Design rv32i, start of the top module:
module rv32i (
    input clk,
    rst_n,
    input [32-1:0] instr,
    input [32-1:0] readdata,
    output reg [32-1:0] pc,
    output [32-1:0] adrdata,
    output [32-1:0] writedata,
    output we,
    output ecall
);
Size in the first run: ~6200 cells after synthesis, about 1500 flip-flops.
==> flow/config.mk <==
export PLATFORM = sky130hd
export DESIGN_NAME = rv32i
export DESIGN_NICKNAME = rv32i
export VERILOG_FILES = /design/flow/design.v
export SDC_FILE = /design/flow/constraint.sdc
export NUM_CORES = 4
export LEC_CHECK = 0
export CAP_MARGIN = 40
export CORE_MARGIN = 2
export CORE_UTILIZATION = 58
export SLEW_MARGIN = 40
==> flow/constraint.sdc <==
create_clock -name core_clock -period 7.91 [get_ports {clk}]
set_input_delay 1.5820 -clock core_clock [delete_from_list [all_inputs] [get_ports {clk}]]
set_output_delay 1.5820 -clock core_clock [all_outputs]
set_load 0.01 [all_outputs]
run.sh (not shown) runs the stock make flow with config.mk's settings and CLKGATE_MAP_FILE=.
The starting point ran to the end with violations: negative setup slack.
==> next run, changes <==
Settings changed: CORE_UTILIZATION 58 to 72, CTS_CLUSTER_DIAMETER set to 390, CTS_CLUSTER_SIZE set to 93, PLACE_DENSITY set to 0.39, TNS_END_PERCENT set to 5.
Clock period 7.91 ns to 6.33 ns, I/O delays scaled along.
After rerunning: Now the flow died in global routing on GRT-0116. Die size is lower by 19%. Area after synthesis is unchanged. Synthesized cell count is unchanged.
==> next run, changes <==
Settings changed: CAP_MARGIN 40 to 20, CORE_UTILIZATION 72 to 56, CTS_CLUSTER_DIAMETER 390 to unset, CTS_CLUSTER_SIZE 93 to unset, PLACE_DENSITY 0.39 to unset, SETUP_SLACK_MARGIN set to 1.57, SLEW_MARGIN 40 to 20, TNS_END_PERCENT 5 to unset.
Clock period 6.33 ns to 6.62 ns, I/O delays scaled along.
Outcome: The new run finished with negative setup slack left; synthesized cell count stays the same; die size went up by 28%; area after synthesis is unchanged.
==> next run, changes <==
Settings changed: CAP_MARGIN 20 to 40, CORE_UTILIZATION 56 to 67, CTS_CLUSTER_DIAMETER set to 349, CTS_CLUSTER_SIZE set to 98, PLACE_DENSITY set to 0.36, SETUP_SLACK_MARGIN 1.57 to unset, SLEW_MARGIN 20 to 40.
Clock period 6.62 ns to 9.19 ns, I/O delays scaled along.
=> With this change the flow ended with an error in global routing on GRT-0232; die size shrinks by about a fifth; area after synthesis does not change; synthesized cell count is unchanged.
==> next run, changes <==
Settings changed: CORE_UTILIZATION 67 to 58, CTS_CLUSTER_DIAMETER 349 to unset, CTS_CLUSTER_SIZE 98 to unset, PLACE_DENSITY 0.36 to unset.
Clock period 9.19 ns to 7.9 ns, I/O delays scaled along.
What happened: Now the flow produced a layout that fails on negative setup slack. Die size climbs by 15%. Area after synthesis stays the same. Synthesized cell count is unchanged.
==> next run, changes <==
Settings changed: CORE_UTILIZATION 58 to 40.
Clock period 7.9 ns to 11.4 ns, I/O delays scaled along.
What happened: This time the run went through all stages and came out clean. Clock skew rose by 8.5 ps. Setup slack improved by 1600 ps. Final area hardly moves. Routed wire length rose slightly. Synthesized cell count does not change. Sequential share of layout area is about the same. Power fell by a quarter to a third.

* * *

The RTL this note starts from:
==> flow/design.v <==
module alu (
  input [32-1:0] a, b, 
  input [2:0] s, 
  input ext,addcom,
  output [32-1:0] y );
  wire [4:0] shamt;
  wire signed [31:0] sa, sb, sy, slt;
  wire [31:0] sltu;
  wire [31:0] yy;
  assign sa = $signed(a);
  assign sb = $signed(b);
  assign shamt = b[4:0];
  assign sy = sa >>> shamt;
  assign sltu = a <b ? 1:0;
  assign slt = sa <sb ? 1:0;
  assign y = addcom ?  a+b: yy;
  assign yy = s==3'b000 & ext ? a-b:
  			 s==3'b000 & ~ext ? a+b:
             s==3'b100 ? a ^ b:
             s==3'b110 ? a | b:
             s==3'b111 ? a & b:
             s==3'b010 ? slt:
             s==3'b011 ? sltu:
             s==3'b001 ? a << shamt:
             s==3'b101 & ~ext ? a >> shamt:
             s==3'b101 & ext ? sy: 0;
endmodule
module rfile (
 input clk,
 input [5-1:0] a1, a2, a3,
 output [32-1:0] rd1, rd2,
 input [32-1:0] wd3,
 input we3);
	reg [32-1:0] rf[0:32-1];
	assign rd1 = |a1 == 0 ? 0: rf[a1];
	assign rd2 = |a2 == 0 ? 0: rf[a2];
	always @(negedge clk) 
		if(we3) rf[a3] <= wd3;
endmodule
module rv32i (
    input clk,
    rst_n,
    input [32-1:0] instr,
    input [32-1:0] readdata,
    output reg [32-1:0] pc,
    output [32-1:0] adrdata,
    output [32-1:0] writedata,
    output we,
    output ecall
);
  reg [32-1:0] pcplus4D;
  wire [32-1:0] pcplus4;
  reg [32-1:0] pcBranchMissed;
  reg [32-1:0] instrD;
  wire stall;
  wire btakenD;
  wire bra_op;
  assign pcplus4 = pc + 4;
  wire pre_bra_op;
  wire [32-1:0] pcbranch;
  wire branchMiss;
  reg [1:0] bra_history[0:31];
  wire [4:0] bra_history_address;
  reg [4:0] bra_history_addressD;
  wire [12:0] imm_bF;
  wire [2:0] funct3F;
  wire [6:0] funct7F;
  wire [7-1:0] opcodeF;
  wire [5-1:0] rs1F, rs2F, rdF;
  wire [19:0] sextF;
  assign {funct7F, rs2F, rs1F, funct3F, rdF, opcodeF} = instr;
  assign sextF = {20{instr[31]}};
  assign imm_bF = {funct7F[6], rdF[0], funct7F[5:0], rdF[4:1], 1'b0};
  assign pre_bra_op = (opcodeF == 7'b1100011);
  assign pcbranch = pcplus4 + {sextF[18:0], imm_bF};
  assign bra_history_address = pc[6:2];
  wire bra_history_now;
  assign bra_history_now = bra_history[bra_history_address][1];
  always @(posedge clk or negedge rst_n) begin
    if (!rst_n) instrD <= 0;
    else if (!stall & branchMiss & bra_op) instrD <= 32'b0000000000000000000000000_0110011;
    else if (!stall) instrD <= instr;
  end
  integer i;
  always @(posedge clk or negedge rst_n) begin
    if (!rst_n) begin
      pc <= 0;
      pcBranchMissed <= 0;
      bra_history_addressD <= 0;
    end else if (!stall & branchMiss & bra_op) pc <= pcBranchMissed;
    else if (!stall & pre_bra_op & bra_history_now) begin
      pc <= pcbranch;
      pcBranchMissed <= pcplus4;
      bra_history_addressD <= bra_history_address;
    end else if (!stall & pre_bra_op & !bra_history_now) begin
      pc <= pcplus4;
      pcBranchMissed <= pcbranch;
      bra_history_addressD <= bra_history_address;
    end else if (!stall & branchMiss & bra_op) pc <= pcBranchMissed;
    else if (!stall) pc <= pcplus4;
  end
  always @(posedge clk or negedge rst_n) begin
    if (!rst_n) begin
      for (i = 0; i < 32; i = i + 1) begin
        bra_history[i] <= 2'b10;
      end
    end else if (!stall & bra_op & btakenD & bra_history[bra_history_addressD] != 2'b11)
      bra_history[bra_history_addressD] <= bra_history[bra_history_addressD] + 1;
    else if (!stall & bra_op & !btakenD & bra_history[bra_history_addressD] != 2'b00)
      bra_history[bra_history_addressD] <= bra_history[bra_history_addressD] - 1;
  end
  wire addcom;
  wire [2:0] funct3;
  wire [6:0] funct7;
  wire [5-1:0] rs1, rs2, rd;
  wire [32-1:0] reg1, reg2, reg1f, reg2f;
  wire [7-1:0] opcode;
  wire [ 5-1:0] shamt;
  wire [7-1:0] func;
  wire [11:0] imm_i, imm_s;
  wire [12:0] imm_b;
  wire [20:0] imm_j, imm_u;
  wire rwe;
  wire alu_op, imm_op;
  wire sw_op, beq_op, bne_op, blt_op, bge_op, bltu_op, bgeu_op, lw_op;
  wire slt_op, ecall_op;
  wire lui_op;
  wire ext;
  wire signed [31:0] sreg1, sreg2;
  wire [19:0] sext;
  wire [32-1:0] imm;
  reg [32-1:0] immE, reg1E, reg2E;
  wire [32-1:0] resultdata;
  reg [5-1:0] rdE, rdW;
  reg [2:0] funct3E;
  reg extE, sw_opE, lw_opE, lw_opM, lui_opE, ecall_opE, rweE, rweM, addcomE;
  reg [5-1:0] rdM;
  reg rweW, alu_opE;
  reg [5-1:0] rs1E, rs2E;
  wire lwstall, branchstall;
  reg [32-1:0] resultM;
  assign sreg1 = $signed(reg1f);
  assign sreg2 = $signed(reg2f);
  assign {funct7, rs2, rs1, funct3, rd, opcode} = instrD;
  assign sext = {20{instrD[31]}};
  assign imm_i = {funct7, rs2};
  assign imm_s = {funct7, rd};
  assign imm_b = {funct7[6], rd[0], funct7[5:0], rd[4:1], 1'b0};
  assign imm_j = {instrD[31], instrD[19:12], instrD[20], instrD[30:21], 1'b0};
  assign imm_u = instrD[31:12];
  assign sw_op = (opcode == 7'b0100011) & (funct3 == 3'b010);
  assign lw_op = (opcode == 7'b0000011) & (funct3 == 3'b010);
  assign alu_op = (opcode == 7'b0110011);
  assign imm_op = (opcode == 7'b0010011);
  assign bra_op = (opcode == 7'b1100011);
  assign lui_op = (opcode == 7'b0110111);
  assign beq_op = bra_op & (funct3 == 3'b000);
  assign bne_op = bra_op & (funct3 == 3'b001);
  assign blt_op = bra_op & (funct3 == 3'b100);
  assign bge_op = bra_op & (funct3 == 3'b101);
  assign bltu_op = bra_op & (funct3 == 3'b110);
  assign bgeu_op = bra_op & (funct3 == 3'b111);
  assign ecall_op = (opcode == 7'b1110011) & (funct3 == 3'b000);
  assign ext = alu_op & funct7[5];
  assign imm = imm_op | lw_op ? {sext, imm_i}:
				sw_op ? {sext, imm_s}:
	      lui_op ? {imm_u,12'b0}: {sext[10:0], imm_j};
  assign rwe = lw_op | alu_op | imm_op | lui_op;
  assign addcom = (lw_op | sw_op);
  rfile rfile_1 (
      .clk(clk),
      .rd1(reg1),
      .a1 (rs1),
      .rd2(reg2),
      .a2 (rs2),
      .wd3(resultdata),
      .a3 (rdW),
      .we3(rweW)
  );
  assign lwstall = ((rs1 == rdE) | ((rs2 == rdE) & !imm_op)) & lw_opE;
  assign branchstall =  (bra_op & rweE & (rs1 == rdE | rs2 == rdE)) |
      (bra_op & lw_opM & (rs1 == rdM | rs2 == rdM));
  assign stall = lwstall | branchstall;
  assign branchMiss = btakenD != bra_history[bra_history_addressD][1];
  assign reg1f = (rs1 != 0) & (rs1 == rdM) & rweM ? resultM : reg1;
  assign reg2f = (rs2 != 0) & (rs2 == rdM) & rweM ? resultM : reg2;
  assign btakenD = beq_op & (reg1f == reg2f) | bne_op & (reg1f != reg2f) |
		blt_op & (sreg1<sreg2)  | bge_op & (sreg1>=sreg2)  |
		bltu_op & (reg1f<reg2f)  | bgeu_op & (reg1f>=reg2f);
  always @(posedge clk or negedge rst_n) begin
    if (!rst_n) begin
      reg1E <= 0;
      reg2E <= 0;
      rdE <= 0;
      rs1E <= 0;
      rs2E <= 0;
      funct3E <= 0;
      sw_opE <= 0;
      lw_opE <= 0;
      ecall_opE <= 0;
      lui_opE <= 0;
      alu_opE <= 0;
      rweE <= 0;
      addcomE <= 0;
      extE <= 0;
      immE <= 0;
    end else if (stall) begin
      sw_opE <= 0;
      rweE   <= 0;
      lw_opE <= 0;
    end else begin
      reg1E <= reg1f;
      reg2E <= reg2f;
      rdE <= rd;
      rs1E <= rs1;
      rs2E <= rs2;
      funct3E <= funct3;
      sw_opE <= sw_op;
      lw_opE <= lw_op;
      ecall_opE <= ecall_op;
      lui_opE <= lui_op;
      alu_opE <= alu_op;
      rweE <= rwe;
      addcomE <= addcom;
      extE <= ext;
      immE <= imm;
    end
  end
  wire [32-1:0] srca, srcb, alub, result, aluresult;
  reg [32-1:0] alubM;
  reg sw_opM, ecall_opM;
  wire [32-1:0] fdata;
  reg  [32-1:0] fdataW;
  assign result = lui_opE ? immE : aluresult;
  assign srca = rweM & rs1E!=0 & rdM == rs1E ? resultM:
				rweW & rs1E!=0 & rdW == rs1E ? fdataW: reg1E;
  assign srcb = alu_opE ? alub : immE;
  assign alub = rweM & rs2E!=0 & rdM == rs2E ? resultM:
				rweW & rs2E!=0 & rdW == rs2E ? fdataW: reg2E;
  alu alu_1 (
      .a(srca),
      .b(srcb),
      .s(funct3E),
      .ext(extE),
      .addcom(addcomE),
      .y(aluresult)
  );
  always @(posedge clk or negedge rst_n) begin
    if (!rst_n) begin
      resultM <= 0;
      alubM <= 0;
      rdM <= 0;
      rweM <= 0;
      sw_opM <= 0;
      lw_opM <= 0;
      ecall_opM <= 0;
    end else begin
      resultM <= result;
      alubM <= alub;
      rdM <= rdE;
      rweM <= rweE;
      sw_opM <= sw_opE;
      lw_opM <= lw_opE;
      ecall_opM <= ecall_opE;
    end
  end
  reg lw_opW, ecall_opW;
  reg [32-1:0] resultW;
  reg [32-1:0] readdataW;
  assign we = sw_opM;
  assign adrdata = resultM;
  assign writedata = alubM;
  assign fdata = lw_opM ? readdata : resultM;
  always @(posedge clk or negedge rst_n) begin
    if (!rst_n) begin
      lw_opW <= 0;
      ecall_opW <= 0;
      rdW <= 0;
      rweW <= 0;
      fdataW <= 0;
      resultW <= 0;
      readdataW <= 0;
    end else begin
      lw_opW <= lw_opM;
      ecall_opW <= ecall_opM;
      rdW <= rdM;
      rweW <= rweM;
      readdataW <= readdata;
      fdataW <= fdata;
      resultW <= resultM;
    end
  end
  assign ecall = ecall_opW;
  assign resultdata = lw_opW ? readdataW : resultW;
endmodule
make LEC_CHECK=0 ABC_AREA=1 CAP_MARGIN=20 CELL_PAD_IN_SITES_DETAIL_PLACEMENT=1 CELL_PAD_IN_SITES_GLOBAL_PLACEMENT=3 CORE_ASPECT_RATIO=1.24 CORE_MARGIN=7 CORE_UTILIZATION=40 GPL_TIMING_DRIVEN=0 HOLD_SLACK_MARGIN=0.02 MAX_ROUTING_LAYER=met4 MIN_ROUTING_LAYER=met2 PLACE_DENSITY_LB_ADDON=0.19 SLEW_MARGIN=0 TNS_END_PERCENT=80 finish   # period 6.92 ns
The first run failed in global routing (5_1_grt) on GRT-0116.
Then changed:
- ABC_AREA: 1 -> default
- CAP_MARGIN: 20 -> 15
- CELL_PAD_IN_SITES_DETAIL_PLACEMENT: 1 -> default
- CELL_PAD_IN_SITES_GLOBAL_PLACEMENT: 3 -> default
- CORE_ASPECT_RATIO: 1.24 -> default
- CORE_MARGIN: 7 -> 2
- CORE_UTILIZATION: 40 -> 65
- GPL_TIMING_DRIVEN: 0 -> default
- HOLD_SLACK_MARGIN: 0.02 -> default
- MAX_ROUTING_LAYER: met4 -> default
- MIN_ROUTING_LAYER: met2 -> default
- PLACE_DENSITY_LB_ADDON: 0.19 -> default
- SETUP_SLACK_MARGIN: default -> 2.04
- SLEW_MARGIN: 0 -> 40
- TNS_END_PERCENT: 80 -> default
- clock period: 6.92 -> 7.91 ns (I/O delays scaled with it)
The new run aborted during global routing (5_1_grt).
Area after synthesis goes down by 2.9%.
Die area falls by 42%.
Synthesized cell count is lower by 38%.
Then changed:
- CAP_MARGIN: 15 -> 30
- CORE_ASPECT_RATIO: default -> 1.88
- CORE_UTILIZATION: 65 -> 40
- SETUP_SLACK_MARGIN: 2.04 -> default
- clock period: 7.91 -> 11.5 ns (I/O delays scaled with it)
Now the flow completed with no timing, DRC or antenna violations.
Die size grows by about 60%.
Synthesized area is unchanged.
Synthesized cell count is unchanged.
Then changed:
- CAP_MARGIN: 30 -> 20
- CORE_ASPECT_RATIO: 1.88 -> default
- CORE_UTILIZATION: 40 -> 72
- CTS_CLUSTER_SIZE: default -> 62
- PLACE_DENSITY_LB_ADDON: default -> 0.0
- SETUP_SLACK_MARGIN: default -> 2.62
- SLEW_MARGIN: 40 -> 20
- TNS_END_PERCENT: default -> 95
- clock period: 11.5 -> 10.8 ns (I/O delays scaled with it)
=> With this change the flow never finished: it broke off in global routing (5_1_grt) with GRT-0116; synthesized area is unchanged; synthesized cell count is unchanged; die size falls by 44%.
Then changed:
- CAP_MARGIN: 20 -> 40
- CTS_CLUSTER_DIAMETER: default -> 390
- CTS_CLUSTER_SIZE: 62 -> 93
- PLACE_DENSITY: default -> 0.4
- PLACE_DENSITY_LB_ADDON: 0.0 -> default
- SETUP_SLACK_MARGIN: 2.62 -> -0.59
- SLEW_MARGIN: 20 -> 40
- TNS_END_PERCENT: 95 -> default
- clock period: 10.8 -> 6.33 ns (I/O delays scaled with it)
The new run aborted during global routing (5_1_grt). Synthesized area does not change. Synthesized cell count does not change. Die area is unchanged.
Power and IR drop assume default switching activity.
